run A:
==> flow/design.v (excerpt) <==
module FreqCounter(
	 input clock,
	 input reset,
	 input IPS_left,
     input IPS_mid,
     input IPS_right,
	 input signalleftred,
	 input signalleftblue,
	 input signalrightred,
	 input signalrightblue,	 
	 output right_red,
	 output left_red,
	 output left_forward,
     output left_backward,
     output right_forward,
     output right_backward,
	 output a, b, c, d, e, f, g,  
     output [3:0]an
    );
For scale: about 3800 cells after synthesis, roughly 26 I/O pins, ~28000 um^2 of cells after synthesis.
Settings: LEC_CHECK=0, ABC_AREA=1, CAP_MARGIN=20, CORE_MARGIN=2, CORE_UTILIZATION=72, CTS_CLUSTER_DIAMETER=359, CTS_CLUSTER_SIZE=14, SETUP_SLACK_MARGIN=0.94, SLEW_MARGIN=20; clock period 8.15 ns.
run.sh (not shown) runs the stock make flow with config.mk's settings and CLKGATE_MAP_FILE=.
Modified inputs, run B compared to run A
- CTS_CLUSTER_DIAMETER no longer set, was 359
- CTS_CLUSTER_SIZE no longer set, was 14
- SETUP_SLACK_MARGIN now 1.12, was 0.94
- PLACE_DENSITY_LB_ADDON now 0.01, previously not set
- the clock period (ns, I/O delays scaled along) now 6.64, was 8.15
--- outcome ---
Worst hold margin: run A vs run B — no meaningful difference. From run B to run A, flip-flop count did not move at all. Going from run A to run B, sequential power grows by about 23%. Summary: with run A as the reference, net switching power in run B moved up by more than a quarter. Looking at global routing met1 resource utilization, run B sits 2.3 points above run A. [compare] base=run A new=run B: total CTS buffers went up about 28%; average footprint of a synthesized cell has remained practically unchanged.
> inputs changed (run B -> run C)
- PLACE_DENSITY_LB_ADDON removed (was 0.01)
- ABC_AREA removed (was 1)
- SETUP_SLACK_MARGIN removed (was 1.12)
- CORE_UTILIZATION changed from 72 to 40
- the clock period (ns, I/O delays scaled along) changed from 6.64 to 8.07
### Flow results
Run C vs. run B: number of buffers outside the clock class in the layout went down, count of clock-net buffers in the final layout went up, share of total power in sequential cells went up, fraction of the cycle the final worst path needs went up, number of well taps went up.
In the tables for run C and run B, post-route core utilization reads higher with run B.
--- input diff run C..run D ---
- changing SLEW_MARGIN from 20 to 15
- setting TNS_END_PERCENT to 40 for the first time
- setting ABC_AREA to 1 for the first time
- changing CORE_MARGIN from 2 to 10
- setting MIN_ROUTING_LAYER to met1 for the first time
- changing the clock period (ns, I/O delays scaled along) from 8.07 to 6.74
### Flow results
There was hardly any difference in CTS clock-pin slew for the worst setup and hold paths between run D and run C.
On die area, run D does worse than run C.
The run showing the greater final worst-path setup slack is run C.
Run comparison: run D group drawing the most power combinational cells; run C group drawing the most power sequential cells
Delta (run D minus run C): proportion of cell area spent on the clock network -0.32 points, fraction of area in registers -3.2 points, synthesized cell count +about 36%.
Cmp run D and run C / final design instance area without fill / higher: run D
In run D, chip area in the Yosys report is higher than in run C.
Maximum buffer depth of the clock tree: run C vs run D identical
For run E, these inputs were changed with respect to run D:
- SLEW_MARGIN now 20, was 15
- CORE_MARGIN now 2, was 10
- CORE_UTILIZATION now 67, was 40
- MIN_ROUTING_LAYER no longer set, was met1
- TNS_END_PERCENT no longer set, was 40
- the clock period (ns, I/O delays scaled along) now 4.82, was 6.74
==> results <==
Final checks on run E, whose flow otherwise completed, came back failing, citing setup timing. Run E reports a lower tap cell instance count than run D does. Register fraction of the total cell area for run E is lower than for run D. The lower met2 wire length came out of run D. Run E vs run D — net switching power figure rose about 60%. Area occupied by multi-input gates, run E vs run D: up by a little under 10%.
Inputs modified between run E and run F:
- removing ABC_AREA (formerly 1)
- changing CORE_UTILIZATION from 67 to 70
- changing the clock period (ns, I/O delays scaled along) from 4.82 to 6.16
--- outcome ---
Run F finished every stage; the final checks, however, were not passed, the failures being setup timing. Run F ended up with a lower count of clock-buffer cells in the layout than run E did. When run F is set beside run E, its data arrival time of the critical path turns out to be 820 ps larger. Final critical delay including setup and external delays: run F vs run E up 800 ps. Compared with run E, in run F power after layout has decreased; count of instances resized after the clock tree is built down about 65%; final hold slack up 6.3 ps.

* * *

FreqCounter again, from the RTL that the note above started with.
==> flow/design.v (excerpt) <==
module FreqCounter(
	 input clock,
	 input reset,
	 input IPS_left,
     input IPS_mid,
     input IPS_right,
	 input signalleftred,
	 input signalleftblue,
	 input signalrightred,
	 input signalrightblue,	 
	 output right_red,
	 output left_red,
	 output left_forward,
     output left_backward,
     output right_forward,
     output right_backward,
	 output a, b, c, d, e, f, g,  
     output [3:0]an
    );
Settings: LEC_CHECK=0, ABC_AREA=1, CAP_MARGIN=20, CORE_MARGIN=2, CORE_UTILIZATION=72, CTS_CLUSTER_SIZE=15, PLACE_DENSITY_LB_ADDON=0.01, SETUP_SLACK_MARGIN=1.76, SLEW_MARGIN=20; clock period 7.12 ns.
Rerun with:
Settings changed: CTS_CLUSTER_DIAMETER set to 352, CTS_CLUSTER_SIZE 15 to not set, SETUP_SLACK_MARGIN 1.76 to -0.34.
Clock period 7.12 ns to 4.61 ns, I/O delays scaled along.
Effect: The changed run produced a layout that fails on setup timing; area after synthesis is unchanged; combinational power rose by 69%; final cell count increases by 3.8%; via count went up by 5.5%.
Rerun with:
Settings changed: ABC_AREA 1 to not set, CORE_UTILIZATION 72 to 65, CTS_CLUSTER_DIAMETER 352 to not set, PLACE_DENSITY_LB_ADDON 0.01 to not set, SETUP_SLACK_MARGIN -0.34 to 1.9.
Clock period 4.61 ns to 7.33 ns, I/O delays scaled along.
The new run passed the timing, design-rule and antenna checks.
Count of clock-buffer cells in the layout shrinks by 4.
Final cell count shrinks by 25%.
Utilization shrinks by 12 points.
Cell area shrinks by 12%.
Die area grows by 1.5%.
Worst setup slack gets better by 2.2 ns.
Clock power shrinks by about 36%.
Sequential cell count stays the same.
Hold slack gets worse by 0.0036 ns.
Rerun with:
Settings changed: CORE_UTILIZATION 65 to 40, CTS_CLUSTER_SIZE set to 69, HOLD_SLACK_MARGIN set to 0.05, SETUP_SLACK_MARGIN 1.9 to not set.
Clock period 7.33 ns to 9.32 ns, I/O delays scaled along.
Result:
- power falls by 24%
- clock skew hardly moves
- die area rises by 61%
- setup slack is better by 0.82 ns
- hold slack is better by 0.0031 ns
- global-route usage falls by 12 points
Rerun with:
Settings changed: CORE_UTILIZATION 40 to 72, CTS_CLUSTER_SIZE 69 to not set, HOLD_SLACK_MARGIN 0.05 to not set, PLACE_DENSITY_LB_ADDON set to 0.01, SETUP_SLACK_MARGIN set to 1.92.
Clock period 9.32 ns to 7.07 ns, I/O delays scaled along.
Result:
- The changed run ran to the end with no violations
- worst setup slack loses 1.2 ns
- synthesized area stays the same
- synthesized cell count is unchanged
- worst hold slack hardly moves
- cell area climbs by 4.6%
- total power rises by 32%
- via count rose by 6.3%
- clock power grows by 30%
- sequential share of layout area goes down by 1.4 points
- routed wire length rose by 6.4%
Rerun with:
Settings changed: ABC_AREA set to 1, CORE_UTILIZATION 72 to 69, PLACE_DENSITY_LB_ADDON 0.01 to not set, SETUP_SLACK_MARGIN 1.92 to not set, TNS_END_PERCENT set to 5.
Clock period 7.07 ns to 5.8 ns, I/O delays scaled along.
Effect:
- fmax rose by about a fifth
- die size rose by roughly a tenth
- clock power rose by about a fifth
Power is estimated from default activity; no workload was simulated.
